==> design.v <==
`timescale 1ns/1ps
module updateNeuron
(
	input						clk				,
	input						rst_n			,
	input						i_run			,
	input						i_init			,
	input						i_s_lern		,
	input						i_s_infr		,
	input signed 	[24:0]  	exc_current		,
	input signed 	[24:0]  	inh_current		,
	output 						o_s_init		,
	output						o_spike			,
	output						o_valid			,
	output			[4:0]		o_neuron_idx	,
	output			[49:0]		d_c				,
	output			[4:0]		addr_c			,
	output						ce_c			,
	output						we_c			,
	input			[49:0]		q_c				,
	output			[54:0]		d_m				,
	output			[4:0]		addr_m			,
	output						ce_m			,
	output						we_m			,
	input			[54:0]		q_m
);
wire 					s_idle					;
wire 					s_init					;
wire 					s_read					;
wire 					s_calc					;
wire 					s_wrte					;
wire 					s_done					;
reg 			[3:0] 	fsm						;
reg 			[2:0] 	c_state					;
reg 			[2:0] 	n_state					;
reg 			[4:0] 	neuron_idx				;
reg signed 		[24:0] 	exc_cur_buf				;
reg signed 		[24:0] 	inh_cur_buf				;
wire signed 	[24:0] 	c_ge					;
wire signed 	[24:0] 	c_gi					;
wire signed 	[24:0] 	c_vm					;
wire signed 	[24:0] 	c_vt					;
wire 					c_ref_check				;
wire 			[3:0] 	c_ref_count				;
wire signed 	[24:0] 	e_rest = 25'd5242880	;		 
wire signed 	[24:0] 	e_exc = 25'd6881280		;		 
wire signed 	[24:0] 	e_inh = 25'd3604480		;		 
wire signed 	[24:0] 	thresh_add  = 25'd11240	;	 
wire signed 	[24:0] 	inh_max = 25'd655360	;		 
reg signed 		[24:0] 	mult_1_in_1				;
reg signed 		[17:0] 	mult_1_in_2				;
reg signed 		[24:0] 	mult_2_in_1				;
reg signed 		[17:0] 	mult_2_in_2				;
reg signed 		[24:0] 	add_max					;	
reg signed 		[42:0] 	mult_1_out				;
reg signed 		[42:0] 	mult_2_out				;
reg signed 		[24:0] 	n_ge					;
reg signed 		[24:0] 	n_gi					;
reg signed 		[24:0] 	n_vm					;
reg signed 		[24:0] 	n_vt					;
reg 					n_ref_check				;
reg 			[3:0] 	n_ref_count				;
reg 					fire					;
localparam S_IDLE = 3'b000;
localparam S_READ = 3'b001;
localparam S_CALC = 3'b010;
localparam S_WRTE = 3'b011;
localparam S_INIT = 3'b111;
localparam S_DONE = 3'b100;
always @(posedge clk or negedge rst_n) begin
	if(!rst_n) begin
		exc_cur_buf <= 25'd0;
		inh_cur_buf <= 25'd0;
	end else if(i_run) begin
		exc_cur_buf <= exc_current;
		inh_cur_buf <= inh_current;
	end
end
always @(*) begin
	n_state = c_state;
	case(c_state)
		S_IDLE: begin
			if(i_run)
				n_state = S_READ;
			if(i_init)
				n_state = S_INIT;
		end 
		S_INIT:
			if(neuron_idx == 5'd17) 
				n_state = S_IDLE;
		S_READ:
			n_state = S_CALC;
		S_CALC:
			if(fsm == 4'd9)
				n_state = S_WRTE;
		S_WRTE:
			n_state = S_DONE;
		S_DONE:
			n_state = S_IDLE;
	endcase
end
always @(posedge clk or negedge rst_n) begin
	if(!rst_n) begin
		c_state <= S_IDLE;
	end else begin
		c_state <= n_state;
	end
end
assign s_idle = (c_state == S_IDLE);
assign s_init = (c_state == S_INIT);
assign s_read = (c_state == S_READ);
assign s_calc = (c_state == S_CALC);
assign s_wrte = (c_state == S_WRTE);
assign s_done = (c_state == S_DONE);
always @(posedge clk or negedge rst_n) begin
	if(!rst_n) begin
		fsm <= 4'd0;
	end else begin
		if(s_calc) begin
			fsm <= fsm + 4'd1;
		end else begin
			fsm <= 4'd0;
		end
	end
end
always @(posedge clk or negedge rst_n) begin
	if(!rst_n) begin
		neuron_idx <= 5'd0;
	end else begin
		if(s_done || s_init) begin
			if(neuron_idx == 5'd17) begin
				neuron_idx <= 5'd0;
			end else begin
				neuron_idx <= neuron_idx + 5'd1;
			end
		end else begin
			neuron_idx <= neuron_idx;
		end
	end
end
reg signed [24:0] add2_1_in_1;
reg signed [24:0] add2_1_in_2;
reg signed [24:0] add2_2_in_1;
reg signed [24:0] add2_2_in_2;
reg signed [24:0] add3_1_in_1;
reg signed [24:0] add3_1_in_2;
reg signed [24:0] add3_1_in_3;
reg signed [24:0] add3_2_in_1;
reg signed [24:0] add3_2_in_2;
reg signed [24:0] add3_2_in_3;
(* dont_touch = "true" *) wire signed [24:0] add2_1_out;
(* dont_touch = "true" *) wire signed [24:0] add2_2_out;
(* dont_touch = "true" *) wire signed [24:0] add3_1_out;
(* dont_touch = "true" *) wire signed [24:0] add3_2_out;
always @(posedge clk or negedge rst_n) begin
	if(!rst_n) begin
		add2_1_in_1 <= 25'd0;
		add2_1_in_2 <= 25'd0;
		add2_2_in_1 <= 25'd0;
		add2_2_in_2 <= 25'd0;
		add3_1_in_1 <= 25'd0;
		add3_1_in_2 <= 25'd0;
		add3_1_in_3 <= 25'd0;
		add3_2_in_1 <= 25'd0;
		add3_2_in_2 <= 25'd0;
		add3_2_in_3 <= 25'd0;
	end else begin
		case (fsm)
			4'd0: begin
				add2_1_in_1 <= 25'd0;
				add2_1_in_2 <= 25'd0;
				add2_2_in_1 <= 25'd0;
				add2_2_in_2 <= 25'd0;
				add3_1_in_1 <= 25'd0;
				add3_1_in_2 <= 25'd0;
				add3_1_in_3 <= 25'd0;
				add3_2_in_1 <= 25'd0;
				add3_2_in_2 <= 25'd0;
				add3_2_in_3 <= 25'd0;
			end
			4'd1: begin
				add2_1_in_1 <= 25'd0;		
				add2_1_in_2 <= 25'd0;
				add2_2_in_1 <= 25'd0;		
				add2_2_in_2 <= 25'd0;
				add3_1_in_1 <= 25'd0;
				add3_1_in_2 <= 25'd0;
				add3_1_in_3 <= 25'd0;
				add3_2_in_1 <= c_ref_check ? 25'd0 : c_gi;
				add3_2_in_2 <= c_ref_check ? 25'd0 : inh_cur_buf;
				add3_2_in_3 <= c_ref_check ? 25'd0 : -(c_gi >>> 4);
			end
			4'd2: begin
				if(!c_ref_check) begin
					add2_1_in_1 <= e_exc;		 
					add2_1_in_2 <= -c_vm;
					add2_2_in_1 <= e_inh;		 
					add2_2_in_2 <= -c_vm;
					add3_1_in_1 <= c_ge;
					add3_1_in_2 <= exc_cur_buf;
					add3_1_in_3 <= -(c_ge >>> 3);
					add3_2_in_1 <= add3_2_in_1;
					add3_2_in_2 <= add3_2_in_2;
					add3_2_in_3 <= add3_2_in_3;
				end else begin
					add2_1_in_1 <= 25'd0;		 
					add2_1_in_2 <= 25'd0;
					add2_2_in_1 <= 25'd0;		 
					add2_2_in_2 <= 25'd0;
					add3_1_in_1 <= 25'd0;
					add3_1_in_2 <= 25'd0;
					add3_1_in_3 <= 25'd0;
					add3_2_in_1 <= 25'd0;
					add3_2_in_2 <= 25'd0;
					add3_2_in_3 <= 25'd0;
				end
			end
			4'd3: begin
				add2_1_in_1 <= add2_1_in_1;		
				add2_1_in_2 <= add2_1_in_2;
				add2_2_in_1 <= add2_2_in_1;		
				add2_2_in_2 <= add2_2_in_2;
				add3_1_in_1 <= add3_1_in_1;
				add3_1_in_2 <= add3_1_in_2;
				add3_1_in_3 <= add3_1_in_3;
				add3_2_in_1 <= add3_2_in_1;
				add3_2_in_2 <= add3_2_in_2;
				add3_2_in_3 <= add3_2_in_3;
			end
			4'd4: begin
				if(!c_ref_check) begin
					add2_1_in_1 <= e_rest;		 
					add2_1_in_2 <= -c_vm;
					add2_2_in_1 <= add2_2_in_1;		
					add2_2_in_2 <= add2_2_in_2;
					add3_1_in_1 <= add3_1_in_1;
					add3_1_in_2 <= add3_1_in_2;
					add3_1_in_3 <= add3_1_in_3;
					add3_2_in_1 <= add3_2_in_1;
					add3_2_in_2 <= add3_2_in_2;
					add3_2_in_3 <= add3_2_in_3;
				end else begin
					add2_1_in_1 <= 25'd0;		
					add2_1_in_2 <= 25'd0;
					add2_2_in_1 <= add2_2_in_1;		
					add2_2_in_2 <= add2_2_in_2;
					add3_1_in_1 <= add3_1_in_1;
					add3_1_in_2 <= add3_1_in_2;
					add3_1_in_3 <= add3_1_in_3;
					add3_2_in_1 <= add3_2_in_1;
					add3_2_in_2 <= add3_2_in_2;
					add3_2_in_3 <= add3_2_in_3;
				end
			end
			4'd5: begin
				add2_1_in_1 <= i_s_lern ? e_rest : 25'd0;		 
				add2_1_in_2 <= i_s_lern ? -c_vt : 25'd0;
				add2_2_in_1 <= add2_2_in_1;		
				add2_2_in_2 <= add2_2_in_2;
				add3_1_in_1 <= mult_1_out >>> 10;
				add3_1_in_2 <= mult_2_out >>> 10;
				add3_1_in_3 <= add2_1_out >>> 1;
				add3_2_in_1 <= add3_2_in_1;
				add3_2_in_2 <= add3_2_in_2;
				add3_2_in_3 <= add3_2_in_3;
			end
			4'd6: begin
				if(!c_ref_check) begin
					add2_1_in_1 <= c_vm;
					add2_1_in_2 <= add3_1_out >>> 7;
					add2_2_in_1 <= c_vt;
					add2_2_in_2 <= add2_1_out >>> 17;
					add3_1_in_1 <= add3_1_in_1;
					add3_1_in_2 <= add3_1_in_2;
					add3_1_in_3 <= add3_1_in_3;
					add3_2_in_1 <= add3_2_in_1;
					add3_2_in_2 <= add3_2_in_2;
					add3_2_in_3 <= add3_2_in_3;
				end else begin
					add2_1_in_1 <= c_vm;
					add2_1_in_2 <= 25'd0;
					add2_2_in_1 <= c_vt;
					add2_2_in_2 <= add2_1_out >>> 17;
					add3_1_in_1 <= add3_1_in_1;
					add3_1_in_2 <= add3_1_in_2;
					add3_1_in_3 <= add3_1_in_3;
					add3_2_in_1 <= add3_2_in_1;
					add3_2_in_2 <= add3_2_in_2;
					add3_2_in_3 <= add3_2_in_3;
				end
			end
			4'd7: begin
				add2_1_in_1 <= add2_1_in_1;
				add2_1_in_2 <= add2_1_in_2;
				add2_2_in_1 <= add2_2_in_1;
				add2_2_in_2 <= add2_2_in_2;
				add3_1_in_1 <= add3_1_in_1;
				add3_1_in_2 <= add3_1_in_2;
				add3_1_in_3 <= add3_1_in_3;
				add3_2_in_1 <= add3_2_in_1;
				add3_2_in_2 <= add3_2_in_2;
				add3_2_in_3 <= add3_2_in_3;
			end
			4'd8: begin
				if(fire) begin
					add2_1_in_1 <= i_s_infr ? 25'd0 : thresh_add;		 
					add2_1_in_2 <= n_vt;
					add2_2_in_1 <= add2_2_in_1;		
					add2_2_in_2 <= add2_2_in_2;
					add3_1_in_1 <= add3_1_in_1;
					add3_1_in_2 <= add3_1_in_2;
					add3_1_in_3 <= add3_1_in_3;
					add3_2_in_1 <= add3_2_in_1;
					add3_2_in_2 <= add3_2_in_2;
					add3_2_in_3 <= add3_2_in_3;
				end else begin
					add2_1_in_1 <= add2_1_in_1;		
					add2_1_in_2 <= add2_1_in_2;
					add2_2_in_1 <= add2_2_in_1;		
					add2_2_in_2 <= add2_2_in_2;
					add3_1_in_1 <= add3_1_in_1;
					add3_1_in_2 <= add3_1_in_2;
					add3_1_in_3 <= add3_1_in_3;
					add3_2_in_1 <= add3_2_in_1;
					add3_2_in_2 <= add3_2_in_2;
					add3_2_in_3 <= add3_2_in_3;
				end
			end
			default: begin
				add2_1_in_1 <= add2_1_in_1;
				add2_1_in_2 <= add2_1_in_2;
				add2_2_in_1 <= add2_2_in_1;
				add2_2_in_2 <= add2_2_in_2;
				add3_1_in_1 <= add3_1_in_1;
				add3_1_in_2 <= add3_1_in_2;
				add3_1_in_3 <= add3_1_in_3;
				add3_2_in_1 <= add3_2_in_1;
				add3_2_in_2 <= add3_2_in_2;
				add3_2_in_3 <= add3_2_in_3;
			end
		endcase
	end
end
assign add2_1_out = add2_1_in_1 + add2_1_in_2;
assign add2_2_out = add2_2_in_1 + add2_2_in_2;
assign add3_1_out = add3_1_in_1 + add3_1_in_2 + add3_1_in_3;
assign add3_2_out = add3_2_in_1 + add3_2_in_2 + add3_2_in_3;
always @(posedge clk or negedge rst_n) begin
	if(!rst_n) begin
		add_max <= 25'd0;
	end else begin
		if(fsm == 4'd2) begin
			add_max <= (inh_max < add3_2_out) ? inh_max : add3_2_out;
		end else if(fsm == 4'd8) begin
			add_max <= 25'd0;
		end else begin
			add_max <= add_max;
		end
	end
end
always @(posedge clk) begin
	mult_1_out <= mult_1_in_1 * mult_1_in_2;
	mult_2_out <= mult_2_in_1 * mult_2_in_2;
end
always @(posedge clk or negedge rst_n) begin
	if(!rst_n) begin
		mult_1_in_1 <= 25'd0;  
		mult_1_in_2 <= 18'd0; 
		mult_2_in_1 <= 25'd0; 
		mult_2_in_2 <= 18'd0; 
	end else begin
		if(fsm == 4'd3) begin
			mult_1_in_1 <= add3_1_out;  
			mult_1_in_2 <= add2_1_out >>> 7; 
			mult_2_in_1 <= add_max; 
			mult_2_in_2 <= add2_2_out >>> 7; 
		end else begin
			mult_1_in_1 <= 25'd0;  
			mult_1_in_2 <= 18'd0; 
			mult_2_in_1 <= 25'd0; 
			mult_2_in_2 <= 18'd0; 
		end
	end
end
always @(posedge clk or negedge rst_n) begin
	if(!rst_n) begin
		n_ge <= 25'd0;
		n_gi <= 25'd0;
		n_vm <= 25'd0;
		n_vt <= 25'd0;
		fire <= 1'd0;
		n_ref_check <= 1'b0;
		n_ref_count <= 4'd0;
	end else begin 
		case (fsm)
			4'd3: begin
				n_ge <= add3_1_out;
				n_gi <= add_max;
				fire <= 1'b0;
			end
			4'd5: begin
				if(c_ref_check) begin
					n_ref_count <= c_ref_count + 4'd1;
				end else begin
					n_ref_count <= c_ref_count;
				end
				n_ref_check <= c_ref_check;
			end
			4'd7: begin
				n_vm <= add2_1_out;
				n_vt <= add2_2_out;
				if(add2_1_out > add2_2_out) begin
					fire <= 1'b1;
					n_ref_check <= 1'b1;
					n_ge <= 25'd0;
					n_gi <= 25'd0;
				end
			end
			4'd9: begin
				if(fire) begin
					n_vm <= e_rest;		 
					n_vt <= add2_1_out;
				end
				if(n_ref_count == 4'd11) begin
					n_ref_check <= 1'b0;
					n_ref_count <= 4'd0;
				end
			end
		endcase
	end
end
assign ce_c 		= 		s_init || s_read || s_wrte;
assign we_c 		= 		s_init || s_wrte; 
assign ce_m 		= 		s_init || s_read || s_wrte;
assign we_m 		= 		s_init || s_wrte;
assign addr_c 		= 		neuron_idx;
assign addr_m 		= 		neuron_idx;
assign d_c 			= 		s_init ? 50'd0 : {n_ge, n_gi};
assign d_m 			= 		s_init ? {1'b0, 4'd0, e_rest, 25'd5406720} : {n_ref_check, n_ref_count, n_vm, n_vt};
assign c_ge 		= 		q_c[49:25];
assign c_gi 		= 		q_c[24:0];
assign c_vm 		= 		q_m[49:25];
assign c_vt 		= 		q_m[24:0];
assign c_ref_check 	= 		q_m[54];
assign c_ref_count 	= 		q_m[53:50];
assign o_s_init 	=	 	s_init;
assign o_spike 		= 		fire;
assign o_valid 		= 		s_done;
assign o_neuron_idx = 		neuron_idx;
endmodule
==> run.sh <==
#!/bin/bash
# the make line also repeats each setting of config.mk as NAME=value (left out here)
make -C /OpenROAD-flow-scripts/flow DESIGN_CONFIG=/design/flow/config.mk WORK_HOME=/design/flow/orfs CLKGATE_MAP_FILE= finish
==> config.mk <==
export PLATFORM = sky130hd
export DESIGN_NAME = updateNeuron
export DESIGN_NICKNAME = updateNeuron
export VERILOG_FILES = /design/flow/design.v
export SDC_FILE = /design/flow/constraint.sdc
export NUM_CORES = 4
export LEC_CHECK = 0
export ABC_AREA = 1
export CAP_MARGIN = 20
export CORE_MARGIN = 2
export CORE_UTILIZATION = 72
export CTS_CLUSTER_DIAMETER = 371
export CTS_CLUSTER_SIZE = 98
export PLACE_DENSITY = 0.37
export SLEW_MARGIN = 20
export TNS_END_PERCENT = 10
==> constraint.sdc <==
create_clock -name core_clock -period 5.19 [get_ports {clk}]
set_input_delay 1.0380 -clock core_clock [delete_from_list [all_inputs] [get_ports {clk}]]
set_output_delay 1.0380 -clock core_clock [all_outputs]
set_load 0.01 [all_outputs]
==> results of run 1 <==
[through the flow]
| stage | util, % | hold WS, ns | power (uW) | setup TNS [ns] | cells |
|---|---|---|---|---|---|
| after CTS | 82.9 | 0.461 | 18800 | -8.46 | 9337 |
| after detailed placement | 80.9 | 0.391 | 17100 | -20.64 | 9280 |
| after global placement | 80.9 | 0.388 | 16600 | -14.30 | 9280 |
| after floorplan | - | 0.354 | 12800 | -0.612 | 7775 |
[routing by layer]
metal,overflow,GRT usage [%]
met2,1,83.1
met4,0,55.5
met3,0,42.3
met1,1,69.4
met5,0,23.6
[timing repair]
item	4_1_cts
gates cloned	1
endpoints found under the setup margin	46
pin swaps	103
hold buffers	0
resized	250
setup buffers	43
==> impl_metrics.env, run 1 <==
# yosys + openroad results
export IMPL_xor_area_share_pct=2.12
export IMPL_stop_stage="global routing"
export IMPL_core_util_floorplan_pct=72.3
export IMPL_grt_overflow=2
export IMPL_numCtsBuffers=9
export IMPL_top_area_cell="fa_1"
export IMPL_top_area_share_pct=26.0
export IMPL_placementRows=106
export IMPL_clock_sinks=581
export IMPL_synthMuxAreaShare_pct=0
export IMPL_edf_count=0
export IMPL_common_cells="nand2_1, inv_1, fa_1, dfrtp_1, nor2_1"
export IMPL_ys_flops=581
export IMPL_core_area_um2=83300
export IMPL_yosysCellCount=7775
export IMPL_top_cells_by_area="fa_1, dfrtp_1, nand2_1, inv_1, ha_1"
export IMPL_stop_error="[ERROR GRT-0232] Routing congestion too high. Check the congestion heatmap in the GUI."
export IMPL_dpl_cell_area_um2=67300
export IMPL_numPortBuffers=287
export IMPL_syn_cell_area_um2=60200
export IMPL_synth_top_cell_by_count="nand2_1"
export IMPL_synthArstFlopShare_pct=91.4
export IMPL_root_buffer="clkbuf_16"
export IMPL_synthDistinctLibCells=60
export IMPL_simple_gate_area_share_pct=20.4
export IMPL_synth_main_ff_cell="dfrtp_1"
export IMPL_ys_warn_count=1
export IMPL_topCombFamilyByArea="adder cells"
export IMPL_status="stopped before the end"
export IMPL_cts_max_level=1
export IMPL_synthesis_nets=9035
export IMPL_synth_adder_area_share_pct=32.6
export IMPL_dp_hpwl_mm=161
export IMPL_synthCells=7775
export IMPL_die_area_um2=86000
export IMPL_pin_count=288
export IMPL_syn_avg_cell_area_um2=7.75
export IMPL_dieHeight_um=293
export IMPL_gp_congestion=1.03
export IMPL_clock_path_buffers=3
export IMPL_ys_area_um2=60200
export IMPL_ys_seq_share_pct=23.7
export IMPL_die_width_um=293
export IMPL_pre_cts_ws_ns=-0.655
export IMPL_aoi_share_pct=7.64
export IMPL_grt_usage_pct=64.1
==> run 2, diff against run 1 <==
Settings changed: ABC_AREA 1 to default, CORE_UTILIZATION 72 to 40, CTS_CLUSTER_DIAMETER 371 to default, CTS_CLUSTER_SIZE 98 to default, MIN_ROUTING_LAYER from default to met2, PLACE_DENSITY 0.37 to default, TNS_END_PERCENT 10 to default.
Clock period 5.19 ns to 4.14 ns, I/O delays scaled along.
==> run 2 against run 1 <==
- now fails the layout checks on setup timing
- synthesized cell count down 27%
- synthesized area shrank 7.6%
- die area increased by 65%
==> impl_metrics.env, run 2 <==
# yosys + openroad results
export IMPL_setup_viol=112
export IMPL_drc_errors=0
export IMPL_so_faults="setup timing"
export IMPL_gp_congestion=1.02
export IMPL_path_delay_family="adder cells"
export IMPL_post_route_min_period_ns=6.15
export IMPL_yosysCellCount=5699
export IMPL_top_area_share_pct=28.1
export IMPL_worstMarginPinSlew_ns=1.17
export IMPL_cp_depth=21
export IMPL_synth_adder_area_share_pct=35.3
export IMPL_p_leak_uw=0.0349
export IMPL_die_area_um2=142000
export IMPL_grt_pass1_vias=70700
export IMPL_crit_top_cell="fa_1"
export IMPL_tns_ns=-106.32
export IMPL_synthDistinctLibCells=89
export IMPL_grt_pass1_wl_mm=293
export IMPL_crit_type="flip-flop to flip-flop"
export IMPL_synthArstFlopShare_pct=91.4
export IMPL_areaGrowthSynthToFinish_pct=26.8
export IMPL_cellPowerDensity_nw_per_um2=331
export IMPL_r2r_slack_ns=-2.01
export IMPL_crit_slowest_cell="fa_1"
export IMPL_fin_nets=7803
export IMPL_syn_avg_cell_area_um2=9.76
export IMPL_top_cells_by_area="fa_1, dfrtp_1, ha_1, inv_1, and2_1"
export IMPL_final_max_slew_viol_count=0
export IMPL_p_sw_uw=9340
export IMPL_ant_nets=0
export IMPL_die_width_um=377
export IMPL_xor_area_share_pct=3.84
export IMPL_cts_max_level=3
export IMPL_vias_per_cell=7.22
export IMPL_clock_sinks=581
export IMPL_internal_power_uw=14000
export IMPL_simple_gate_area_share_pct=14.6
export IMPL_clkLatencyLatePin_ns=0.73
export IMPL_peakVddDrop_v=0.000608
export IMPL_ys_seq_share_pct=25.7
export IMPL_reg2reg_from="mult_1_in_2[17]"
export IMPL_synthCells=5699
export IMPL_hold_viol=0
export IMPL_hold_class="primary input to asynchronous set/reset pin"
export IMPL_common_cells="inv_1, fa_1, nand2_1, dfrtp_1, and2_1"
export IMPL_ys_flops=581
export IMPL_drt_first_iter_violations=11000
export IMPL_status="finished with violations"
export IMPL_aoi_share_pct=11.0
export IMPL_ys_area_um2=55600
export IMPL_clk_pin_slew_worst_paths_ns=0.06
export IMPL_crit_required_ns=4.74
export IMPL_grt_usage_pct=41.1
export IMPL_crit_fanout=3
export IMPL_syn_cell_area_um2=55600
export IMPL_pin_count=288
export IMPL_end_kind="flip-flop"
export IMPL_power_leader="combinational cells"
export IMPL_routedWlPerCell_um=23.3
export IMPL_drt_pre_antenna_iters=9
export IMPL_top_area_cell="fa_1"
export IMPL_timing_hold_ws_ns=0.209
export IMPL_fillers=12700
export IMPL_num_vias=61000
export IMPL_total_power_uw=23300
export IMPL_antenna_found_initial=0
export IMPL_synthesis_nets=6959
export IMPL_p_comb_uw=8940
export IMPL_max_slew_margin_pct=22.0
export IMPL_edf_count=0
export IMPL_tritoncts="built"
export IMPL_skew_ns=0.0700
export IMPL_topCombFamilyByArea="adder cells"
export IMPL_finalWorstSetupSlack_ns=-2.01
export IMPL_grt_overflow=0
export IMPL_placementRows=136
export IMPL_ys_warn_count=1
export IMPL_root_buffer="clkbuf_16"
export IMPL_clock_path_buffers=3
export IMPL_numPortBuffers=287
export IMPL_numCtsBuffers=73
export IMPL_synthMuxAreaShare_pct=1.07
export IMPL_r2r_end="mult_1_out[32]"
export IMPL_slowest_delay_ns=0.57
export IMPL_core_area_um2=138000
export IMPL_sw_frac_of_total_pct=40.0
export IMPL_dieHeight_um=377
export IMPL_pwr_share_comb_pct=38.3
export IMPL_rr_worst_depth=21
export IMPL_synth_top_cell_by_count="inv_1"
export IMPL_dp_hpwl_mm=151
export IMPL_startpoint="mult_1_in_2[17]"
export IMPL_cp_cell_sequence="nand2b_1 > fa_1 > fa_1 > inv_2 > fa_1 > fa_1 > fa_1 > inv_2 > fa_1 > inv_2 > ha_4 > and4_4 > nand2_4 > a211oi_4 > o31a_1 > a41oi_2 > nand2b_4 > a211oi_4 > buf_4 > o21a_1 > nor2_1"
export IMPL_p_seq_share_pct=31.0
export IMPL_min_period_over_period_pct=149
export IMPL_clock_fmax_ghz=0.162
export IMPL_cp_endpoint="mult_1_out[32]"
export IMPL_core_util_floorplan_pct=40.4
export IMPL_sequentialPower_uw=7230
export IMPL_powerClk_uw=7160
export IMPL_arrival_ns=6.75
export IMPL_critical_path_buf_inv_count=4
export IMPL_tool_warnings=33
export IMPL_clkPwrFrac_pct=30.7
export IMPL_wl_mm=197
export IMPL_grt_max_degree=92
export IMPL_cp_start_kind="flip-flop"
export IMPL_synth_main_ff_cell="dfrtp_1"
export IMPL_rsz0062_at_grt="yes"
export IMPL_drv_cap=0
-- run 2: per-layer routing --
metal  track usage (%)  vias up  wire [um]
met5              24.6        -       3540
met2              46.9    17000      92500
met1                 -    22100          0
li1                  -    19800          -
met4              11.6       87      21000
met3              53.7     1998      79600
-- run 2: metrics by stage --
stage / setup WS, ns / std cells / util (%) / area [um2]
2_1_floorplan: -1.46 / 5699 / - / 56400
3_3_place_gp: -2.10 / 8190 / 47.9 / 66000
3_5_place_dp: -2.06 / 8190 / 47.9 / 66000
4_1_cts: -1.89 / 8375 / 50.6 / 69700
5_1_grt: -2.13 / 8397 / 51.1 / 70400
6_report: -2.01 / 8447 / 51.2 / 70600
-- run 2: final cells by class --
cell class	count	area [um2]	area share, %
antenna	50	125	0.177
clock buffer	98	2020	2.86
clock inverter	37	593	0.841
inverter	989	3710	5.27
multi-input combinational	3857	38000	53.8
sequential	581	14300	20.3
tap	1794	2240	3.18
timing repair buffer	1041	9550	13.5
-- run 2: what timing repair did --
item                       CTS  global route
setup buffers               48            30
pin swaps                  133           128
setup endpoints to repair  134           158
cloned                       7             2
hold buffers                 0             0
resized                    161           170
==> run 3, diff against run 2 <==
Settings changed: CAP_MARGIN 20 to 0, CORE_ASPECT_RATIO from default to 1.52, CORE_MARGIN 2 to 4, CORE_UTILIZATION 40 to 15, CTS_CLUSTER_DIAMETER from default to 283, GPL_ROUTABILITY_DRIVEN from default to 1, GPL_TIMING_DRIVEN from default to 1, MIN_ROUTING_LAYER met2 to default, PLACE_DENSITY_LB_ADDON from default to 0.25.
Clock period 4.14 ns to 8.3 ns, I/O delays scaled along.
==> run 3 against run 2 <==
- hold slack better by 0.26 ns
- clock skew down 0.036 ns
- clock-buffer cell count up 2
- synthesized area unchanged
- sequential power down about 50%
- design area down 5.2%
- via count down 32%
- the run now finishes clean
- power down 55%
- largest power group unchanged
- first-iteration DRC count down 76%
- combinational power down about 60%
- clock power down 53%
- sequential share of layout area up 1.1 points
==> impl_metrics.env, run 3 <==
# yosys + openroad results
export IMPL_path_delay_family="adder cells"
export IMPL_grt_usage_pct=11.5
export IMPL_reg2reg_from="mult_1_in_2[3]"
export IMPL_p_seq_share_pct=33.9
export IMPL_aoi_share_pct=11.0
export IMPL_tritoncts="built"
export IMPL_sequentialPower_uw=3580
export IMPL_crit_slowest_cell="dfrtp_1"
export IMPL_hold_buffers=0
export IMPL_min_path_cells=2
export IMPL_cellPowerDensity_nw_per_um2=158
export IMPL_slowest_delay_ns=0.75
export IMPL_min_delay_worst_endpoint="add3_1_in_1[17]"
export IMPL_min_period_over_period_pct=85.7
export IMPL_yosysCellCount=5699
export IMPL_synthMuxAreaShare_pct=1.07
export IMPL_drc_errors=0
export IMPL_dpl_cell_area_um2=64400
export IMPL_skew_ns=0.0342
export IMPL_p_leak_uw=0.0310
export IMPL_dp_hpwl_mm=176
export IMPL_core_util_floorplan_pct=15.1
export IMPL_pin_count=288
export IMPL_rsz0062_at_grt="no"
export IMPL_dieHeight_um=759
export IMPL_edf_count=0
export IMPL_end_kind="flip-flop"
export IMPL_num_vias=41400
export IMPL_crit_required_ns=8.86
export IMPL_top_area_cell="fa_1"
export IMPL_cts_setup_buffers=0
export IMPL_die_width_um=502
export IMPL_placementRows=275
export IMPL_drt_pre_antenna_iters=7
export IMPL_wl_met1_mm=91.2
export IMPL_fin_nets=7129
export IMPL_worstMarginPinSlew_ns=1.17
export IMPL_ys_warn_count=1
export IMPL_hold_viol=0
export IMPL_drv_cap=0
export IMPL_clkPwrFrac_pct=31.8
export IMPL_holdCritStartpoint="mult_1_out[27]"
export IMPL_post_route_min_period_ns=7.11
export IMPL_crit_type="flip-flop to flip-flop"
export IMPL_synthCells=5699
export IMPL_top_cells_by_area="fa_1, dfrtp_1, ha_1, inv_1, and2_1"
export IMPL_synth_adder_area_share_pct=35.3
export IMPL_wl_met2_mm=109
export IMPL_internal_power_uw=6300
export IMPL_syn_cell_area_um2=55600
export IMPL_power_leader="combinational cells"
export IMPL_arrival_ns=7.67
export IMPL_wl_mm=221
export IMPL_r2r_slack_ns=1.19
export IMPL_cp_endpoint="mult_1_out[33]"
export IMPL_grt_pass1_wl_mm=322
export IMPL_status="complete, no violations"
export IMPL_p_comb_uw=3620
export IMPL_grt_pass1_vias=45400
export IMPL_synthDistinctLibCells=89
export IMPL_drt_first_iter_violations=2591
export IMPL_clock_sinks=581
export IMPL_clock_fmax_ghz=0.141
export IMPL_peakVddDrop_v=0.000184
export IMPL_routedWlPerCell_um=20.5
export IMPL_synthArstFlopShare_pct=91.4
export IMPL_synth_top_cell_by_count="inv_1"
export IMPL_cp_start_kind="flip-flop"
export IMPL_p_sw_uw=4270
export IMPL_dr_wl_met3_mm=9.23
export IMPL_rr_worst_depth=21
export IMPL_common_cells="inv_1, fa_1, nand2_1, dfrtp_1, and2_1"
export IMPL_startpoint="mult_1_in_2[3]"
export IMPL_clkLatencyLatePin_ns=0.68
export IMPL_areaGrowthSynthToFinish_pct=20.2
export IMPL_powerClk_uw=3360
export IMPL_antenna_found_initial=52
export IMPL_max_slew_margin_pct=22.3
export IMPL_ctsResizeCount=0
export IMPL_tool_warnings=39
export IMPL_crit_fanout=14
export IMPL_synth_main_ff_cell="dfrtp_1"
export IMPL_ys_area_um2=55600
export IMPL_cp_cell_sequence="buf_4 > nand2_1 > fa_1 > fa_1 > fa_1 > inv_1 > fa_1 > fa_1 > inv_1 > fa_1 > inv_1 > ha_1 > and4_1 > nand2_1 > a211oi_1 > o31a_1 > a41oi_1 > nand2b_1 > a211oi_1 > o21ai_1 > a221oi_1"
export IMPL_total_power_uw=10600
export IMPL_clk_pin_slew_worst_paths_ns=0.06
export IMPL_numCtsBuffers=71
export IMPL_vias_per_cell=3.84
export IMPL_simple_gate_area_share_pct=14.6
export IMPL_cts_max_level=3
export IMPL_grt_overflow=0
export IMPL_ant_nets=0
export IMPL_ys_flops=581
export IMPL_ys_seq_share_pct=25.7
export IMPL_core_area_um2=369000
export IMPL_final_max_slew_viol_count=0
export IMPL_syn_avg_cell_area_um2=9.76
export IMPL_tns_ns=0
export IMPL_cp_depth=21
export IMPL_clock_path_buffers=3
export IMPL_root_buffer="clkbuf_16"
export IMPL_xor_area_share_pct=3.84
export IMPL_synthesis_nets=6959
export IMPL_grt_max_degree=158
export IMPL_numPortBuffers=287
export IMPL_critical_path_buf_inv_count=4
export IMPL_gp_congestion=0.870
export IMPL_die_area_um2=381000
export IMPL_top_area_share_pct=28.1
export IMPL_crit_top_cell="fa_1"
export IMPL_routed_top_layer="met5"
export IMPL_design_area_um2=66900
export IMPL_topCombFamilyByArea="adder cells"
export IMPL_setup_viol=0
export IMPL_hold_class="flip-flop to flip-flop"
export IMPL_pwr_share_comb_pct=34.3
export IMPL_r2r_end="mult_1_out[33]"
export IMPL_sw_frac_of_total_pct=40.4
-- run 3: per-layer routing --
metal / vias up / track usage [%]
met5: - / 0
met2: 1079 / 20.1
met4: 8 / 5.54
met1: 21500 / 14.0
met3: 280 / 1.53
li1: 18600 / -
-- run 3: area by class of cell --
| type | count | area, um2 |
|---|---|---|
| Clock buffer | 100 | 2030 |
| Fill cell | 41000 | 302000 |
| Multi-Input combinational cell | 3856 | 36800 |
| Inverter | 989 | 3710 |
| Tap cell | 4847 | 6060 |
| Timing Repair Buffer | 370 | 3570 |
| Sequential cell | 581 | 14300 |
| Antenna cell | 27 | 67.6 |
| Clock inverter | 30 | 370 |
-- run 3: stage by stage --
stage | cells | setup slack (ns) | utilization, % | hold WS, ns
floorplan | 5699 | 2.11 | - | 0.359
global placement | 10600 | 1.29 | 17.4 | 0.455
detailed placement | 10600 | 1.23 | 17.4 | 0.450
CTS | 10800 | 1.20 | 18.1 | 0.465
global route | 10800 | 0.719 | 18.1 | 0.478
finish | 10800 | 1.19 | 18.1 | 0.466
==> run 4, diff against run 3 <==
Settings changed: CAP_MARGIN 0 to 20, CORE_ASPECT_RATIO 1.52 to default, CORE_MARGIN 4 to 2, CORE_UTILIZATION 15 to 64, CTS_CLUSTER_DIAMETER 283 to default, GPL_ROUTABILITY_DRIVEN 1 to default, GPL_TIMING_DRIVEN 1 to default, PLACE_DENSITY_LB_ADDON 0.25 to default.
Clock period 8.3 ns to 5.55 ns, I/O delays scaled along.
==> run 4 against run 3 <==
- the layout now fails its checks (setup timing)
- register-to-register slack got worse by 1.6 ns
- fmax rose by 20%
- largest power group is now registers
- power rose by 45%
- critical path type unchanged
- largest cell class unchanged
==> impl_metrics.env, run 4 <==
# yosys + openroad results
export IMPL_internal_power_uw=9450
export IMPL_grt_max_degree=106
export IMPL_power_leader="registers"
export IMPL_clock_fmax_ghz=0.168
export IMPL_startpoint="mult_2_in_2[6]"
export IMPL_sequentialPower_uw=5340
export IMPL_stdcell_count=7429
export IMPL_clkLatencyLatePin_ns=0.65
export IMPL_root_buffer="clkbuf_16"
export IMPL_ys_warn_count=1
export IMPL_tritoncts="built"
export IMPL_tool_warnings=44
export IMPL_dieHeight_um=299
export IMPL_routedWlPerCell_um=22.7
export IMPL_topCombFamilyByArea="adder cells"
export IMPL_sw_frac_of_total_pct=38.2
export IMPL_finalWorstSetupSlack_ns=-0.399
export IMPL_antenna_found_initial=10
export IMPL_grt_pass1_wl_mm=261
export IMPL_min_path_cells=2
export IMPL_path_delay_family="adder cells"
export IMPL_end_kind="flip-flop"
export IMPL_wl_met2_mm=77.8
export IMPL_fillers=6078
export IMPL_final_core_util_pct=76.4
export IMPL_min_period_over_period_pct=107
export IMPL_synthesis_nets=6959
export IMPL_p_sw_uw=5830
export IMPL_final_max_slew_viol_count=0
export IMPL_critical_path_buf_inv_count=7
export IMPL_drt_first_iter_violations=4234
export IMPL_skew_ns=0.0348
export IMPL_reg2reg_from="mult_2_in_2[6]"
export IMPL_total_power_uw=15300
export IMPL_top_cells_by_area="fa_1, dfrtp_1, ha_1, inv_1, and2_1"
export IMPL_cellPowerDensity_nw_per_um2=231
export IMPL_ant_nets=0
export IMPL_max_slew_margin_pct=21.1
export IMPL_p_comb_uw=5130
export IMPL_grt_overflow=0
export IMPL_core_area_um2=86500
export IMPL_so_faults="setup timing"
export IMPL_hold_class="flip-flop to flip-flop"
export IMPL_top_area_cell="fa_1"
export IMPL_crit_slowest_cell="fa_2"
export IMPL_syn_cell_area_um2=55600
export IMPL_dp_cells=7260
export IMPL_r2r_slack_ns=-0.40
export IMPL_cts_max_level=3
export IMPL_synthMuxAreaShare_pct=1.07
export IMPL_holdCritStartpoint="mult_2_out[30]"
export IMPL_cp_endpoint="mult_2_out[33]"
export IMPL_die_width_um=299
export IMPL_yosysCellCount=5699
export IMPL_crit_type="flip-flop to flip-flop"
export IMPL_simple_gate_area_share_pct=14.6
export IMPL_worstMarginPinSlew_ns=1.18
export IMPL_wl_mm=169
export IMPL_cp_start_kind="flip-flop"
export IMPL_hold_viol=0
export IMPL_synthDistinctLibCells=89
export IMPL_placementRows=108
export IMPL_ys_flops=581
export IMPL_common_cells="inv_1, fa_1, nand2_1, dfrtp_1, and2_1"
export IMPL_drt_pre_antenna_iters=10
export IMPL_core_util_floorplan_pct=64.3
export IMPL_crit_top_cell="fa_1"
export IMPL_crit_required_ns=6.12
export IMPL_clock_sinks=581
export IMPL_crit_fanout=12
export IMPL_numCtsBuffers=71
export IMPL_synth_adder_area_share_pct=35.3
export IMPL_synthArstFlopShare_pct=91.4
export IMPL_fin_nets=7476
export IMPL_dp_hpwl_mm=135
export IMPL_clkPwrFrac_pct=31.5
export IMPL_status="finished with violations"
export IMPL_pwr_share_comb_pct=33.5
export IMPL_post_route_min_period_ns=5.95
export IMPL_slowest_delay_ns=0.58
export IMPL_synth_main_ff_cell="dfrtp_1"
export IMPL_num_vias=43900
export IMPL_wl_met1_mm=63.9
export IMPL_areaGrowthSynthToFinish_pct=18.7
export IMPL_gp_congestion=1.01
export IMPL_synthCells=5699
export IMPL_die_area_um2=89300
export IMPL_powerClk_uw=4810
export IMPL_min_delay_worst_endpoint="add3_1_in_2[20]"
export IMPL_numPortBuffers=287
export IMPL_vias_per_cell=5.91
export IMPL_rsz0062_at_grt="yes"
export IMPL_synth_top_cell_by_count="inv_1"
export IMPL_cp_depth=24
export IMPL_drv_cap=0
export IMPL_ys_seq_share_pct=25.7
export IMPL_clock_path_buffers=3
export IMPL_p_leak_uw=0.0329
export IMPL_pin_count=288
export IMPL_xor_area_share_pct=3.84
export IMPL_edf_count=0
export IMPL_peakVddDrop_v=0.000343
export IMPL_p_seq_share_pct=35.0
export IMPL_r2r_end="mult_2_out[33]"
export IMPL_aoi_share_pct=11.0
export IMPL_drc_errors=0
export IMPL_grt_usage_pct=38.5
export IMPL_grt_pass1_vias=45100
export IMPL_ys_area_um2=55600
export IMPL_pre_cts_ws_ns=-0.515
export IMPL_dr_wl_met3_mm=15.2
export IMPL_routed_top_layer="met5"
export IMPL_arrival_ns=6.52
export IMPL_clk_pin_slew_worst_paths_ns=0.06
export IMPL_rr_worst_depth=24
export IMPL_cp_cell_sequence="buf_12 > and2_4 > fa_1 > inv_1 > fa_1 > fa_2 > inv_1 > fa_1 > fa_1 > inv_1 > fa_1 > inv_2 > ha_4 > and3_4 > nand3_4 > a2111o_1 > a31oi_2 > buf_4 > o211ai_1 > nand2_2 > nand4_1 > nand4b_1 > buf_4 > xor2_1"
export IMPL_syn_avg_cell_area_um2=9.76
export IMPL_top_area_share_pct=28.1
export IMPL_setup_viol=33
[run 4: area by class of cell]
cell class / count / area [um2] / share of cell area, %
tap: 1155 / 1450 / 2.19
clock inverter: 37 / 413 / 0.625
clock buffer: 93 / 1980 / 3.00
multi-input combinational: 3856 / 37400 / 56.6
timing repair buffer: 717 / 6790 / 10.3
sequential: 581 / 14300 / 21.7
inverter: 989 / 3710 / 5.62
antenna: 1 / 2.50 / 0.00379
[run 4: timing repair]
action / CTS / global route
setup buffers: 16 / 21
pin swaps: 41 / 75
hold buffers: 0 / 0
setup endpoints to repair: 35 / 37
gates cloned: 0 / 3
resized: 78 / 105
[run 4: through the flow]
| stage | instance area (um2) | TNS [ns] | hold WS, ns |
|---|---|---|---|
| 2_1_floorplan | 56100 | -0.142 | 0.359 |
| 4_1_cts | 65500 | -7.03 | 0.465 |
| 3_5_place_dp | 62700 | -9.94 | 0.446 |
| 5_1_grt | 66100 | -14.31 | 0.489 |
| 3_3_place_gp | 62700 | -6.19 | 0.440 |
| 6_report | 66100 | -7.88 | 0.462 |
[run 4: layer usage]
metal / up-vias / GRT usage, %
met5: - / 0
met4: 10 / 22.2
met3: 466 / 7.35
met2: 2037 / 60.6
met1: 22100 / 50.3
li1: 19300 / -
==> run 5, diff against run 4 <==
Settings changed: ABC_AREA from default to 1, CAP_MARGIN 20 to 0, CORE_UTILIZATION 64 to 56, CTS_CLUSTER_DIAMETER from default to 335, GPL_ROUTABILITY_DRIVEN from default to 0, GPL_TIMING_DRIVEN from default to 1, MAX_ROUTING_LAYER from default to met4, TNS_END_PERCENT from default to 85.
Clock period 5.55 ns to 10.6 ns, I/O delays scaled along.
==> run 5 against run 4 <==
- now clean on timing, DRC and antenna
- clock skew is 0.024 ns higher
- non-clock buffer count fell by 376
- synthesized cell count increased by 36%
- final cell count up 26%
- utilization down 14 points
- hold slack worse by 0.077 ns
- setup slack better by 4.7 ns
- via count is 16% higher
- wire length up 10%
- clock power is 47% lower
- register-to-register slack better by 4.7 ns
- global-route usage fell by 3.1 points
- critical endpoint is now mult_1_out[29]
==> impl_metrics.env, run 5 <==
# yosys + openroad results
export IMPL_arrival_ns=6.84
export IMPL_powerClk_uw=2570
export IMPL_top_area_share_pct=26.0
export IMPL_fillers=9856
export IMPL_cts_max_level=3
export IMPL_drt_pre_antenna_iters=6
export IMPL_final_max_slew_viol_count=0
export IMPL_cp_endpoint="mult_1_out[29]"
export IMPL_r2r_end="mult_1_out[29]"
export IMPL_final_core_util_pct=62.2
export IMPL_drv_cap=0
export IMPL_crit_slowest_cell="dfrtp_1"
export IMPL_crit_top_cell="fa_1"
export IMPL_timing_hold_ws_ns=0.385
export IMPL_p_leak_uw=0.0362
export IMPL_vias_per_cell=5.47
export IMPL_dieHeight_um=332
export IMPL_clock_path_buffers=3
export IMPL_synthCells=7775
export IMPL_clock_fmax_ghz=0.158
export IMPL_routedWlPerCell_um=20.0
export IMPL_edf_count=0
export IMPL_grt_pass1_vias=51500
export IMPL_p_seq_share_pct=31.4
export IMPL_synth_main_ff_cell="dfrtp_1"
export IMPL_worstMarginPinSlew_ns=1.14
export IMPL_drc_errors=0
export IMPL_cp_cell_sequence="nand2_1 > fa_1 > inv_1 > fa_1 > inv_1 > fa_1 > inv_1 > fa_1 > fa_1 > inv_1 > fa_1 > inv_1 > ha_1 > a21oi_1 > a21boi_0 > o21bai_1 > a221oi_1 > nand2_1 > nand2_1 > nand2_1"
export IMPL_root_buffer="clkbuf_16"
export IMPL_synthDistinctLibCells=60
export IMPL_pwr_share_comb_pct=44.9
export IMPL_drt_first_iter_violations=4218
export IMPL_power_leader="combinational cells"
export IMPL_clkLatencyLatePin_ns=0.66
export IMPL_grt_pass1_wl_mm=292
export IMPL_grt_max_degree=163
export IMPL_crit_fanout=27
export IMPL_die_width_um=332
export IMPL_ys_flops=581
export IMPL_max_slew_margin_pct=23.9
export IMPL_cellPowerDensity_nw_per_um2=164
export IMPL_wl_mm=186
export IMPL_reg2reg_from="mult_1_in_2[9]"
export IMPL_areaGrowthSynthToFinish_pct=10.3
export IMPL_ys_area_um2=60200
export IMPL_setup_viol=0
export IMPL_crit_type="flip-flop to flip-flop"
export IMPL_clock_sinks=581
export IMPL_synthesis_nets=9035
export IMPL_cp_depth=20
export IMPL_pre_cts_ws_ns=4.40
export IMPL_min_delay_worst_endpoint="c_state[1]"
export IMPL_numPortBuffers=287
export IMPL_tool_warnings=36
export IMPL_ant_nets=0
export IMPL_die_area_um2=110000
export IMPL_sw_frac_of_total_pct=45.6
export IMPL_min_period_over_period_pct=59.6
export IMPL_slowest_delay_ns=1.04
export IMPL_top_area_cell="fa_1"
export IMPL_tns_ns=0
export IMPL_dp_hpwl_mm=147
export IMPL_clk_pin_slew_worst_paths_ns=0.06
export IMPL_ys_warn_count=1
export IMPL_num_vias=51000
export IMPL_rsz0062_at_grt="no"
export IMPL_common_cells="nand2_1, inv_1, fa_1, dfrtp_1, nor2_1"
export IMPL_holdCritStartpoint="c_state[4]"
export IMPL_synth_adder_area_share_pct=32.6
export IMPL_topCombFamilyByArea="adder cells"
export IMPL_cp_start_kind="flip-flop"
export IMPL_placementRows=120
export IMPL_top_cells_by_area="fa_1, dfrtp_1, nand2_1, inv_1, ha_1"
export IMPL_hold_class="flip-flop to flip-flop"
export IMPL_antenna_found_initial=6
export IMPL_peakVddDrop_v=0.000216
export IMPL_crit_required_ns=11.13
export IMPL_tritoncts="built"
export IMPL_skew_ns=0.0583
export IMPL_p_comb_uw=4880
export IMPL_ys_seq_share_pct=23.7
export IMPL_post_route_min_period_ns=6.32
export IMPL_comb_area_um2=37800
export IMPL_grt_usage_pct=35.4
export IMPL_hold_buffers=0
export IMPL_synth_top_cell_by_count="nand2_1"
export IMPL_grt_overflow=0
export IMPL_synthMuxAreaShare_pct=0
export IMPL_fin_nets=9126
export IMPL_min_path_cells=0
export IMPL_numCtsBuffers=67
export IMPL_path_delay_family="adder cells"
export IMPL_critical_path_buf_inv_count=5
export IMPL_synthArstFlopShare_pct=91.4
export IMPL_clkPwrFrac_pct=23.7
export IMPL_end_kind="flip-flop"
export IMPL_pin_count=288
export IMPL_sequentialPower_uw=3420
export IMPL_yosysCellCount=7775
export IMPL_syn_cell_area_um2=60200
export IMPL_cts_setup_buffers=0
export IMPL_r2r_slack_ns=4.28
export IMPL_seq_area_um2=14300
export IMPL_ctsResizeCount=0
export IMPL_hold_viol=0
export IMPL_rr_worst_depth=20
export IMPL_startpoint="mult_1_in_2[9]"
export IMPL_finalWorstSetupSlack_ns=4.28
export IMPL_core_util_floorplan_pct=56.3
export IMPL_xor_area_share_pct=2.12
export IMPL_status="complete, no violations"
export IMPL_aoi_share_pct=7.64
export IMPL_simple_gate_area_share_pct=20.4
export IMPL_internal_power_uw=5920
export IMPL_syn_avg_cell_area_um2=7.75
export IMPL_core_area_um2=107000
export IMPL_p_sw_uw=4950
[run 5: area by class of cell]
type | instances | area share (%)
multi-input cells | 5055 | 56.9
flip-flops and latches | 581 | 21.5
inverters | 1820 | 10.3
repair buffers | 341 | 4.99
clock buffers | 90 | 2.87
well taps | 1403 | 2.64
clock inverters | 31 | 0.791
diodes | 7 | 0.0264
[run 5: per-stage QoR]
step                area (um2)  power [uW]  std cells
floorplan                60200        6260       7775
finish                   66500       10900       9328
CTS                      66400       10800       9321
detailed placement       64000        8200       9200
global placement         64000        8130       9199
global route             66500       11500       9328
[run 5: layer usage]
layer,vias to the layer above,GRT usage (%),routed length [um]
li1,23500,-,-
met1,25000,46.6,77200
met2,2029,54.6,84800
met3,455,5.66,14400
met4,0,15.4,9810
met5,-,-,0
==> run 6, diff against run 5 <==
Settings changed: CAP_MARGIN 0 to 20, CORE_UTILIZATION 56 to 72, CTS_CLUSTER_DIAMETER 335 to 157, CTS_CLUSTER_SIZE from default to 98, GPL_ROUTABILITY_DRIVEN 0 to default, GPL_TIMING_DRIVEN 1 to default, MAX_ROUTING_LAYER met4 to default, PLACE_DENSITY from default to 0.36, SETUP_SLACK_MARGIN from default to 1.22, TNS_END_PERCENT 85 to 5.
Clock period 10.6 ns to 4.96 ns, I/O delays scaled along.
==> run 6 against run 5 <==
- the run now fails in global routing
- synthesized cell count is the same
- die area shrank 22%
- synthesized area is the same
==> impl_metrics.env, run 6 <==
# yosys + openroad results
export IMPL_ys_warn_count=1
export IMPL_dieHeight_um=293
export IMPL_xor_area_share_pct=2.12
export IMPL_grt_overflow=209
export IMPL_synthArstFlopShare_pct=91.4
export IMPL_ys_area_um2=60200
export IMPL_ys_seq_share_pct=23.7
export IMPL_synth_top_cell_by_count="nand2_1"
export IMPL_synth_main_ff_cell="dfrtp_1"
export IMPL_aoi_share_pct=7.64
export IMPL_gp_congestion=1.04
export IMPL_grt_usage_pct=70.7
export IMPL_core_area_um2=83300
export IMPL_edf_count=0
export IMPL_simple_gate_area_share_pct=20.4
export IMPL_synthCells=7775
export IMPL_yosysCellCount=7775
export IMPL_die_area_um2=86000
export IMPL_status="stopped before the end"
export IMPL_syn_avg_cell_area_um2=7.75
export IMPL_common_cells="nand2_1, inv_1, fa_1, dfrtp_1, nor2_1"
export IMPL_root_buffer="clkbuf_16"
export IMPL_synth_adder_area_share_pct=32.6
export IMPL_stop_stage="global routing"
export IMPL_placementRows=106
export IMPL_top_cells_by_area="fa_1, dfrtp_1, nand2_1, inv_1, ha_1"
export IMPL_top_area_share_pct=26.0
export IMPL_numCtsBuffers=13
export IMPL_synthDistinctLibCells=60
export IMPL_die_width_um=293
export IMPL_syn_cell_area_um2=60200
export IMPL_clock_sinks=581
export IMPL_dp_hpwl_mm=164
export IMPL_numPortBuffers=287
export IMPL_pin_count=288
export IMPL_topCombFamilyByArea="adder cells"
export IMPL_core_util_floorplan_pct=72.3
export IMPL_synthMuxAreaShare_pct=0
export IMPL_stop_error="[ERROR GRT-0232] Routing congestion too high. Check the congestion heatmap in the GUI."
export IMPL_synthesis_nets=9035
export IMPL_dp_cells=9234
export IMPL_ys_flops=581
export IMPL_top_area_cell="fa_1"
export IMPL_hold_buffers=0
export IMPL_cts_max_level=1
export IMPL_clock_path_buffers=3
## run 6: repair_timing
action,4_1_cts
resized,375
pin swaps,197
cloned,4
setup buffers,33
setup endpoints to repair,173
## run 6: routing by layer
metal	GRT usage, %	GRT overflow
met1	73.4	16
met2	88.0	118
met3	52.3	10
met4	66.6	62
met5	27.4	3
## run 6: through the flow
| stage | total power (uW) | area, um2 | setup slack, ns |
|---|---|---|---|
| 2_1_floorplan | 13500 | 61100 | -0.136 |
| 3_5_place_dp | 18000 | 67600 | -0.688 |
| 3_3_place_gp | 17600 | 67600 | -0.580 |
| 4_1_cts | 20700 | 70000 | -0.697 |
==> run 7, diff against run 6 <==
Settings changed: CAP_MARGIN 20 to 0, PLACE_DENSITY 0.36 to default, SETUP_SLACK_MARGIN 1.22 to default.
Clock period 4.96 ns to 3.84 ns, I/O delays scaled along.
==> run 7 against run 6 <==
- the flow again stops in global routing
- die area stayed put
- synthesized cell count unchanged
- synthesized area stayed put
==> impl_metrics.env, run 7 <==
# yosys + openroad results
export IMPL_numPortBuffers=287
export IMPL_syn_cell_area_um2=60200
export IMPL_root_buffer="clkbuf_16"
export IMPL_synth_adder_area_share_pct=32.6
export IMPL_dieHeight_um=293
export IMPL_clock_path_buffers=3
export IMPL_placementRows=106
export IMPL_synth_top_cell_by_count="nand2_1"
export IMPL_cts_max_level=1
export IMPL_yosysCellCount=7775
export IMPL_stop_stage="global routing"
export IMPL_aoi_share_pct=7.64
export IMPL_gp_congestion=1.05
export IMPL_simple_gate_area_share_pct=20.4
export IMPL_dp_hpwl_mm=169
export IMPL_xor_area_share_pct=2.12
export IMPL_top_area_share_pct=26.0
export IMPL_grt_usage_pct=72.3
export IMPL_synthMuxAreaShare_pct=0
export IMPL_common_cells="nand2_1, inv_1, fa_1, dfrtp_1, nor2_1"
export IMPL_status="stopped before the end"
export IMPL_syn_avg_cell_area_um2=7.75
export IMPL_core_util_floorplan_pct=72.3
export IMPL_edf_count=0
export IMPL_stop_error="[ERROR GRT-0232] Routing congestion too high. Check the congestion heatmap in the GUI."
export IMPL_clock_sinks=581
export IMPL_pin_count=288
export IMPL_ys_flops=581
export IMPL_top_cells_by_area="fa_1, dfrtp_1, nand2_1, inv_1, ha_1"
export IMPL_synth_main_ff_cell="dfrtp_1"
export IMPL_ys_seq_share_pct=23.7
export IMPL_numCtsBuffers=13
export IMPL_synthesis_nets=9035
export IMPL_core_area_um2=83300
export IMPL_synthDistinctLibCells=60
export IMPL_top_area_cell="fa_1"
export IMPL_grt_overflow=43
export IMPL_synthArstFlopShare_pct=91.4
export IMPL_synthCells=7775
export IMPL_topCombFamilyByArea="adder cells"
export IMPL_die_width_um=293
export IMPL_die_area_um2=86000
export IMPL_ys_area_um2=60200
export IMPL_ys_warn_count=1
run 7: metal layers:
metal	GRT overflow	track usage, %
met5	4	34.7
met4	13	66.7
met3	5	56.8
met2	15	87.9
met1	6	74.8
run 7: per-stage QoR:
stage / setup WS [ns] / hold WS (ns) / area, um2 / total power, uW / cells
2_1_floorplan: -1.26 / 0.354 / 61000 / 17400 / 7775
3_3_place_gp: -1.87 / 0.365 / 68200 / 23200 / 9312
3_5_place_dp: -1.92 / 0.369 / 68200 / 23800 / 9312
4_1_cts: -1.90 / 0.141 / 69400 / 26800 / 9364
run 7: timing repair:
action | in CTS
pin swaps | 54
resized | 114
endpoints found under the setup margin | 87
buffers inserted | 32
hold buffers | 0
==> run 8, diff against run 7 <==
Settings changed: ABC_AREA 1 to default, CAP_MARGIN 0 to 40, CTS_CLUSTER_DIAMETER 157 to default, CTS_CLUSTER_SIZE 98 to default, PLACE_DENSITY from default to 0.95, SETUP_SLACK_MARGIN from default to -0.21, TNS_END_PERCENT 5 to default.
Clock period 3.84 ns to 6.72 ns, I/O delays scaled along.
==> run 8 against run 7 <==
- the layout now fails its checks (setup timing)
- die area decreased by 7.5%
- synthesized area shrank 7.6%
- synthesized cell count is 27% lower
==> impl_metrics.env, run 8 <==
# yosys + openroad results
export IMPL_clock_path_buffers=3
export IMPL_clkLatencyLatePin_ns=0.66
export IMPL_syn_cell_area_um2=55600
export IMPL_crit_type="flip-flop to flip-flop"
export IMPL_synthMuxAreaShare_pct=1.07
export IMPL_dpl_cell_area_um2=60100
export IMPL_cp_depth=22
export IMPL_powerClk_uw=4140
export IMPL_drc_errors=0
export IMPL_dieHeight_um=282
export IMPL_hold_viol=0
export IMPL_setup_viol=1
export IMPL_post_route_min_period_ns=6.75
export IMPL_clkPwrFrac_pct=31.7
export IMPL_simple_gate_area_share_pct=14.6
export IMPL_topCombFamilyByArea="adder cells"
export IMPL_top_area_cell="fa_1"
export IMPL_ys_warn_count=1
export IMPL_die_width_um=282
export IMPL_skew_ns=0.0554
export IMPL_ys_seq_share_pct=25.7
export IMPL_design_area_um2=62700
export IMPL_edf_count=0
export IMPL_min_period_over_period_pct=100
export IMPL_max_slew_margin_pct=29.0
export IMPL_dp_hpwl_mm=133
export IMPL_p_leak_uw=0.0314
export IMPL_drt_pre_antenna_iters=10
export IMPL_cts_max_level=3
export IMPL_p_sw_uw=5100
export IMPL_routedWlPerCell_um=25.5
export IMPL_pre_cts_ws_ns=-0.0746
export IMPL_tritoncts="built"
export IMPL_synth_main_ff_cell="dfrtp_1"
export IMPL_aoi_share_pct=11.0
export IMPL_gp_congestion=1.02
export IMPL_drv_cap=0
export IMPL_internal_power_uw=7970
export IMPL_grt_pass1_vias=49400
export IMPL_pin_count=288
export IMPL_synth_top_cell_by_count="inv_1"
export IMPL_synthesis_nets=6959
export IMPL_top_cells_by_area="fa_1, dfrtp_1, ha_1, inv_1, and2_1"
export IMPL_crit_required_ns=7.25
export IMPL_grt_pass1_wl_mm=277
export IMPL_wl_mm=179
export IMPL_clock_sinks=581
export IMPL_power_leader="combinational cells"
export IMPL_synth_adder_area_share_pct=35.3
export IMPL_sw_frac_of_total_pct=39.0
export IMPL_numCtsBuffers=66
export IMPL_xor_area_share_pct=3.84
export IMPL_r2r_slack_ns=-0.03
export IMPL_yosysCellCount=5699
export IMPL_rr_worst_depth=22
export IMPL_hold_class="flip-flop to flip-flop"
export IMPL_common_cells="inv_1, fa_1, nand2_1, dfrtp_1, and2_1"
export IMPL_vias_per_cell=6.53
export IMPL_critical_path_buf_inv_count=4
export IMPL_core_area_um2=76200
export IMPL_reg2reg_from="mult_1_in_2[6]"
export IMPL_arrival_ns=7.28
export IMPL_worstMarginPinSlew_ns=1.07
export IMPL_min_path_cells=0
export IMPL_cp_endpoint="mult_1_out[34]"
export IMPL_cellPowerDensity_nw_per_um2=208
export IMPL_startpoint="mult_1_in_2[6]"
export IMPL_dp_cells=6893
export IMPL_grt_usage_pct=46.4
export IMPL_top_area_share_pct=28.1
export IMPL_final_max_slew_viol_count=0
export IMPL_hold_buffers=0
export IMPL_stdcell_count=7037
export IMPL_core_util_floorplan_pct=73.0
export IMPL_cp_cell_sequence="and2_1 > fa_1 > inv_1 > fa_1 > fa_1 > inv_1 > fa_1 > fa_1 > inv_1 > fa_1 > inv_1 > ha_1 > a21oi_1 > nor2b_1 > o21ai_0 > nand2_1 > o31a_1 > a41oi_1 > nand2b_1 > a21oi_1 > a211oi_1 > xnor2_1"
export IMPL_crit_top_cell="fa_1"
export IMPL_ys_flops=581
export IMPL_r2r_end="mult_1_out[34]"
export IMPL_final_core_util_pct=82.3
export IMPL_synthCells=5699
export IMPL_crit_slowest_cell="fa_1"
export IMPL_root_buffer="clkbuf_16"
export IMPL_tool_warnings=46
export IMPL_p_seq_share_pct=33.8
export IMPL_num_vias=45900
export IMPL_end_kind="flip-flop"
export IMPL_placementRows=101
export IMPL_sequentialPower_uw=4420
export IMPL_synthDistinctLibCells=89
export IMPL_synthArstFlopShare_pct=91.4
export IMPL_pwr_share_comb_pct=34.5
export IMPL_holdCritStartpoint="c_state[4]"
export IMPL_drt_first_iter_violations=6456
export IMPL_crit_fanout=14
export IMPL_so_faults="setup timing"
export IMPL_ys_area_um2=55600
export IMPL_min_delay_worst_endpoint="c_state[1]"
export IMPL_cp_start_kind="flip-flop"
export IMPL_grt_max_degree=157
export IMPL_areaGrowthSynthToFinish_pct=12.7
export IMPL_path_delay_family="adder cells"
export IMPL_clk_pin_slew_worst_paths_ns=0.06
export IMPL_grt_overflow=0
export IMPL_clock_fmax_ghz=0.148
export IMPL_timing_hold_ws_ns=0.444
export IMPL_fin_nets=7195
export IMPL_slowest_delay_ns=0.56
export IMPL_status="finished with violations"
export IMPL_syn_avg_cell_area_um2=9.76
export IMPL_die_area_um2=79500
export IMPL_antenna_found_initial=19
export IMPL_peakVddDrop_v=0.000334
export IMPL_finalWorstSetupSlack_ns=-0.0299
export IMPL_p_comb_uw=4510
export IMPL_numPortBuffers=287
export IMPL_ant_nets=0
==> run 8: per-stage QoR <==
step / power (uW) / setup TNS, ns
global placement: 8340 / 0
finish: 13100 / -0.0299
floorplan: 6820 / 0
global route: 13400 / -1.09
CTS: 12800 / -0.0501
detailed placement: 8590 / -0.0895
==> run 8: layout make-up <==
type / count / area [um2]
diodes: 18 / 45.0
clock buffers: 94 / 1940
clock inverters: 28 / 554
fillers: 4114 / 13500
inverters: 989 / 3710
multi-input cells: 3856 / 36700
flip-flops and latches: 581 / 14300
well taps: 1030 / 1290
repair buffers: 441 / 4180
==> run 8: metal layers <==
| metal | vias up | global-route usage, % | share of wire [%] |
|---|---|---|---|
| met5 | - | 0.0611 | 0.039 |
| met4 | 12 | 32.6 | 8.9 |
| met3 | 1196 | 17.1 | 14 |
| met2 | 3703 | 70.5 | 45 |
| met1 | 22400 | 55.1 | 32 |
| li1 | 18600 | - | - |
==> run 8: what timing repair did <==
| action | CTS | global route |
|---|---|---|
| resized | 1 | 14 |
| setup buffers | 0 | 0 |
| endpoints found under the setup margin | 2 | 4 |
| pin swaps | 0 | 0 |
==> run 9, diff against run 8 <==
Settings changed: ABC_AREA from default to 1, CAP_MARGIN 40 to 0, CORE_UTILIZATION 72 to 56, CTS_CLUSTER_DIAMETER from default to 335, GPL_TIMING_DRIVEN from default to 1, MAX_ROUTING_LAYER from default to met4, PLACE_DENSITY 0.95 to default, SETUP_SLACK_MARGIN -0.21 to default, TNS_END_PERCENT from default to 85.
Clock period 6.72 ns to 4.63 ns, I/O delays scaled along.
==> run 9 against run 8 <==
- the layout still fails its checks (setup timing)
- synthesized cell count rose by 36%
- non-clock buffer count rose by 426
- flip-flop count did not move
- utilization fell by 12 points
- hold slack got worse by 0.083 ns
- die area rose by 39%
- clock skew fell by 0.0086 ns
- sequential power rose by 72%
- critical path type unchanged
- critical endpoint is now mult_2_out[34]
- largest cell class unchanged
==> impl_metrics.env, run 9 <==
# yosys + openroad results
export IMPL_status="finished with violations"
export IMPL_so_faults="setup timing"
export IMPL_synthMuxAreaShare_pct=0
export IMPL_fin_nets=9657
export IMPL_cp_start_kind="flip-flop"
export IMPL_core_util_floorplan_pct=56.3
export IMPL_sequentialPower_uw=7600
export IMPL_drc_errors=0
export IMPL_dpl_cell_area_um2=68800
export IMPL_syn_avg_cell_area_um2=7.75
export IMPL_powerClk_uw=6110
export IMPL_grt_overflow=0
export IMPL_antenna_found_initial=8
export IMPL_dieHeight_um=332
export IMPL_cts_max_level=3
export IMPL_hold_viol=0
export IMPL_pin_count=288
export IMPL_power_leader="combinational cells"
export IMPL_total_power_uw=26500
export IMPL_xor_area_share_pct=2.12
export IMPL_pre_cts_ws_ns=-1.19
export IMPL_crit_slowest_cell="fa_2"
export IMPL_crit_fanout=5
export IMPL_p_sw_uw=12000
export IMPL_synth_main_ff_cell="dfrtp_1"
export IMPL_tritoncts="built"
export IMPL_yosysCellCount=7775
export IMPL_top_area_share_pct=26.0
export IMPL_r2r_slack_ns=-0.96
export IMPL_clk_pin_slew_worst_paths_ns=0.06
export IMPL_final_max_slew_viol_count=0
export IMPL_ys_area_um2=60200
export IMPL_numPortBuffers=287
export IMPL_p_comb_uw=12700
export IMPL_max_slew_margin_pct=31.3
export IMPL_cp_cell_sequence="buf_12 > nand2_2 > inv_2 > fa_1 > inv_2 > fa_1 > fa_1 > inv_1 > fa_1 > inv_1 > fa_1 > fa_2 > inv_1 > ha_1 > inv_2 > o21bai_1 > a221oi_2 > o211ai_1 > nand3_1 > nand2_1"
export IMPL_rsz0062_at_grt="yes"
export IMPL_path_delay_family="adder cells"
export IMPL_clkPwrFrac_pct=23.1
export IMPL_numCtsBuffers=72
export IMPL_aoi_share_pct=7.64
export IMPL_ys_flops=581
export IMPL_worstMarginPinSlew_ns=1.02
export IMPL_drt_first_iter_violations=4565
export IMPL_cp_endpoint="mult_2_out[34]"
export IMPL_slowest_delay_ns=0.60
export IMPL_hold_buffers=0
export IMPL_cp_depth=20
export IMPL_arrival_ns=6.15
export IMPL_dp_cells=9629
export IMPL_common_cells="nand2_1, inv_1, fa_1, dfrtp_1, nor2_1"
export IMPL_min_period_over_period_pct=121
export IMPL_sw_frac_of_total_pct=45.3
export IMPL_r2r_end="mult_2_out[34]"
export IMPL_placementRows=120
export IMPL_cellPowerDensity_nw_per_um2=354
export IMPL_startpoint="mult_2_in_2[6]"
export IMPL_edf_count=0
export IMPL_ant_nets=0
export IMPL_drv_cap=0
export IMPL_grt_usage_pct=38.9
export IMPL_clock_fmax_ghz=0.179
export IMPL_crit_top_cell="fa_1"
export IMPL_ys_warn_count=1
export IMPL_end_kind="flip-flop"
export IMPL_grt_max_degree=114
export IMPL_p_leak_uw=0.0401
export IMPL_vias_per_cell=5.50
export IMPL_post_route_min_period_ns=5.59
export IMPL_hold_class="primary input to asynchronous set/reset pin"
export IMPL_drt_pre_antenna_iters=6
export IMPL_finalWorstSetupSlack_ns=-0.960
export IMPL_die_width_um=332
export IMPL_synthesis_nets=9035
export IMPL_stdcell_count=9869
export IMPL_ys_seq_share_pct=23.7
export IMPL_internal_power_uw=14500
export IMPL_dp_hpwl_mm=161
export IMPL_crit_type="flip-flop to flip-flop"
export IMPL_tns_ns=-35.06
export IMPL_num_vias=54300
export IMPL_top_area_cell="fa_1"
export IMPL_clock_path_buffers=3
export IMPL_rr_worst_depth=20
export IMPL_skew_ns=0.0468
export IMPL_top_cells_by_area="fa_1, dfrtp_1, nand2_1, inv_1, ha_1"
export IMPL_clock_sinks=581
export IMPL_setup_viol=50
export IMPL_wl_mm=207
export IMPL_core_area_um2=107000
export IMPL_fillers=8516
export IMPL_synthArstFlopShare_pct=91.4
export IMPL_reg2reg_from="mult_2_in_2[6]"
export IMPL_design_area_um2=74700
export IMPL_syn_cell_area_um2=60200
export IMPL_areaGrowthSynthToFinish_pct=24.0
export IMPL_synthCells=7775
export IMPL_simple_gate_area_share_pct=20.4
export IMPL_synth_top_cell_by_count="nand2_1"
export IMPL_grt_pass1_wl_mm=321
export IMPL_synth_adder_area_share_pct=32.6
export IMPL_p_seq_share_pct=28.7
export IMPL_pwr_share_comb_pct=48.2
export IMPL_crit_required_ns=5.19
export IMPL_grt_pass1_vias=56100
export IMPL_critical_path_buf_inv_count=7
export IMPL_root_buffer="clkbuf_16"
export IMPL_tool_warnings=38
export IMPL_synthDistinctLibCells=60
export IMPL_routedWlPerCell_um=21.0
export IMPL_gp_congestion=0.999
export IMPL_topCombFamilyByArea="adder cells"
export IMPL_die_area_um2=110000
export IMPL_peakVddDrop_v=0.000355
export IMPL_clkLatencyLatePin_ns=0.67
## run 9: what timing repair did
item,4_1_cts,5_1_grt
pin swaps,178,179
setup endpoints to repair,50,102
resized,366,252
cloned,10,7
setup buffers,52,38
## run 9: area by class of cell
class | count | area [um2] | share of cell area (%)
flip-flops and latches | 581 | 14300 | 19.2
clock buffers | 98 | 2060 | 2.76
clock inverters | 34 | 513 | 0.687
repair buffers | 867 | 8700 | 11.6
diodes | 11 | 27.5 | 0.0369
inverters | 1820 | 6860 | 9.18
multi-input cells | 5055 | 40400 | 54.2
well taps | 1403 | 1760 | 2.35
## run 9: routing by layer
metal / track usage, % / up-vias / wire length (um)
li1: - / 24600 / -
met1: 50.2 / 26700 / 82700
met2: 61.5 / 2424 / 96400
met3: 5.89 / 557 / 16600
met4: 16.9 / 0 / 11200
met5: - / - / 0
## run 9: stage by stage
step / hold slack, ns / utilization [%]
after global placement: 0.361 / 64.4
after floorplan: 0.354 / -
after detailed placement: 0.365 / 64.4
final: 0.361 / 69.9
after global routing: 0.394 / 69.9
after CTS: 0.373 / 68.6
Power is estimated from default activity; no workload was simulated.
